==> job 637: inputs <==
==> flow/design.v <==
`default_nettype none
module cordic
( input  var [15:0] i_qph  
, output var [15:0] o_sin  
);
logic [15:0] i_x;
logic [15:0] i_y;
always_comb i_x = i_qph[15] ? 16'h0000 : 16'hDBD9;
always_comb i_y = i_qph[15] ? 16'hDBD9 : 16'h0000;
logic [22:0] cordic_angle [0:18];
always_comb cordic_angle[ 0] = 23'h25C80A;  
always_comb cordic_angle[ 1] = 23'h13F670;  
always_comb cordic_angle[ 2] = 23'h0A2223;  
always_comb cordic_angle[ 3] = 23'h05161A;  
always_comb cordic_angle[ 4] = 23'h028BAF;  
always_comb cordic_angle[ 5] = 23'h0145EC;  
always_comb cordic_angle[ 6] = 23'h00A2F8;  
always_comb cordic_angle[ 7] = 23'h00517C;  
always_comb cordic_angle[ 8] = 23'h0028BE;  
always_comb cordic_angle[ 9] = 23'h00145F;  
always_comb cordic_angle[10] = 23'h000A2F;  
always_comb cordic_angle[11] = 23'h000517;  
always_comb cordic_angle[12] = 23'h00028B;  
always_comb cordic_angle[13] = 23'h000145;  
always_comb cordic_angle[14] = 23'h0000A2;  
always_comb cordic_angle[15] = 23'h000051;  
always_comb cordic_angle[16] = 23'h000028;  
always_comb cordic_angle[17] = 23'h000014;  
always_comb cordic_angle[18] = 23'h00000A;  
/*verilator lint_off UNOPTFLAT*/
logic [18:0] x [0:19];
logic [18:0] y [0:19];
logic [22:0] p [0:19];
/*verilator lint_on UNOPTFLAT*/
always_comb x[0] = {1'b0, i_x, {2{1'b0}}};
always_comb y[0] = {1'b0, i_y, {2{1'b0}}};
always_comb p[0] = {i_qph, {7{1'b0}}};
/*verilator lint_off ALWCOMBORDER*/
for (genvar i = 0; i < 19; i = i + 1) begin: l_cordic_steps
  always_comb
    if (p[i][22]) begin
      x[i+1] = x[i] + (y[i] >>> (i+1));
      y[i+1] = y[i] - (x[i] >>> (i+1));
      p[i+1] = p[i] + cordic_angle[i];
    end else begin
      x[i+1] = x[i] - (y[i] >>> (i+1));
      y[i+1] = y[i] + (x[i] >>> (i+1));
      p[i+1] = p[i] - cordic_angle[i];
    end
end
/*verilator lint_on ALWCOMBORDER*/
always_comb
  if (i_qph > 16'd65508)   o_sin = 16'hFFFE;
  else if (i_qph < 16'd32) o_sin = i_qph + (i_qph >> 1);
  else                     o_sin = y[19][17:2];
endmodule
`default_nettype none
module saw2sin
( input  var        i_clk
, input  var [15:0] i_saw
, output var [15:0] o_sin
);
logic invert;
always_comb invert = i_saw[15];
logic reverse;
always_comb reverse = i_saw[14];
logic [15:0] qsaw;
always_comb qsaw = reverse
  ? {~i_saw[13:0], 2'b11}  
  : {i_saw[13:0], 2'b01};  
logic [15:0] qsin;
cordic cordic
( .i_qph (qsaw)
, .o_sin (qsin)
);
logic [16:0] sin;
always_ff @(posedge i_clk) sin <= reverse
  ? (invert ? ~{1'b1, qsin[15:0]}           
            : {1'b1, qsin[15:0]} + 17'd1)   
  : (invert ? ~{1'b1, qsin[15:0]} + 17'd2   
            : {1'b1, qsin[15:0]} + 17'd0);  
always_comb o_sin = sin[16:1];
endmodule
==> flow/run.sh <==
#!/bin/bash
# the make line also repeats each setting of config.mk as NAME=value (left out here)
make -C /OpenROAD-flow-scripts/flow DESIGN_CONFIG=/design/flow/config.mk WORK_HOME=/design/flow/orfs CLKGATE_MAP_FILE= finish
==> flow/config.mk <==
export PLATFORM = sky130hd
export DESIGN_NAME = saw2sin
export DESIGN_NICKNAME = saw2sin
export VERILOG_FILES = /design/flow/design.v
export SDC_FILE = /design/flow/constraint.sdc
export NUM_CORES = 4
export LEC_CHECK = 0
export ABC_AREA = 0
export CAP_MARGIN = 10
export CELL_PAD_IN_SITES_DETAIL_PLACEMENT = 0
export CORE_MARGIN = 2
export CORE_UTILIZATION = 57
export CTS_CLUSTER_DIAMETER = 183
export CTS_CLUSTER_SIZE = 100
export GPL_ROUTABILITY_DRIVEN = 0
export GPL_TIMING_DRIVEN = 0
export SETUP_SLACK_MARGIN = 2.98
export SLEW_MARGIN = 20
export TNS_END_PERCENT = 40
==> flow/constraint.sdc <==
create_clock -name core_clock -period 55.4 [get_ports {i_clk}]
set_input_delay 11.0800 -clock core_clock [delete_from_list [all_inputs] [get_ports {i_clk}]]
set_output_delay 11.0800 -clock core_clock [all_outputs]
set_load 0.01 [all_outputs]
==> inputs of job 8528, as changes to job 637 <==
==> flow/config.mk (replaced) <==
export PLATFORM = sky130hd
export DESIGN_NAME = saw2sin
export DESIGN_NICKNAME = saw2sin
export VERILOG_FILES = /design/flow/design.v
export SDC_FILE = /design/flow/constraint.sdc
export NUM_CORES = 4
export LEC_CHECK = 0
export CAP_MARGIN = 20
export CORE_MARGIN = 2
export CORE_UTILIZATION = 15
export SLEW_MARGIN = 20
==> flow/constraint.sdc (replaced) <==
create_clock -name core_clock -period 76.6 [get_ports {i_clk}]
set_input_delay 15.3200 -clock core_clock [delete_from_list [all_inputs] [get_ports {i_clk}]]
set_output_delay 15.3200 -clock core_clock [all_outputs]
set_load 0.01 [all_outputs]
==> inputs of job 4469, as changes to job 637 <==
==> flow/config.mk (replaced) <==
export PLATFORM = sky130hd
export DESIGN_NAME = saw2sin
export DESIGN_NICKNAME = saw2sin
export VERILOG_FILES = /design/flow/design.v
export SDC_FILE = /design/flow/constraint.sdc
export NUM_CORES = 4
export LEC_CHECK = 0
export ABC_AREA = 1
export CAP_MARGIN = 25
export CELL_PAD_IN_SITES_DETAIL_PLACEMENT = 2
export CELL_PAD_IN_SITES_GLOBAL_PLACEMENT = 1
export CORE_ASPECT_RATIO = 1.35
export CORE_MARGIN = 2
export CORE_UTILIZATION = 28
export CTS_CLUSTER_SIZE = 60
export GPL_ROUTABILITY_DRIVEN = 1
export GPL_TIMING_DRIVEN = 1
export HOLD_SLACK_MARGIN = -0.09
export MIN_ROUTING_LAYER = met2
export PLACE_DENSITY = 0.83
export SETUP_SLACK_MARGIN = 2.98
export SLEW_MARGIN = 20
==> notes <==
Job 637 ran to the end with violations: negative setup slack. Job 8528 completed with no timing, DRC or antenna violations. Job 4469 never finished: it broke off in global routing (GRT-0116). Of job 4469 and job 637, job 4469 has the higher synthesized area (gap about 0.65%, measured against job 637). In sequential cell count, job 8528 and job 637 do not differ. In job 637 the wire length is larger than in job 8528, by 16%. Against job 8528, the cell count of job 637 is smaller by 22%. Die area: job 8528 > job 4469 > job 637. Between job 637 and job 8528, the lower sequential share of layout area is in job 637 (gap 0.076 points).
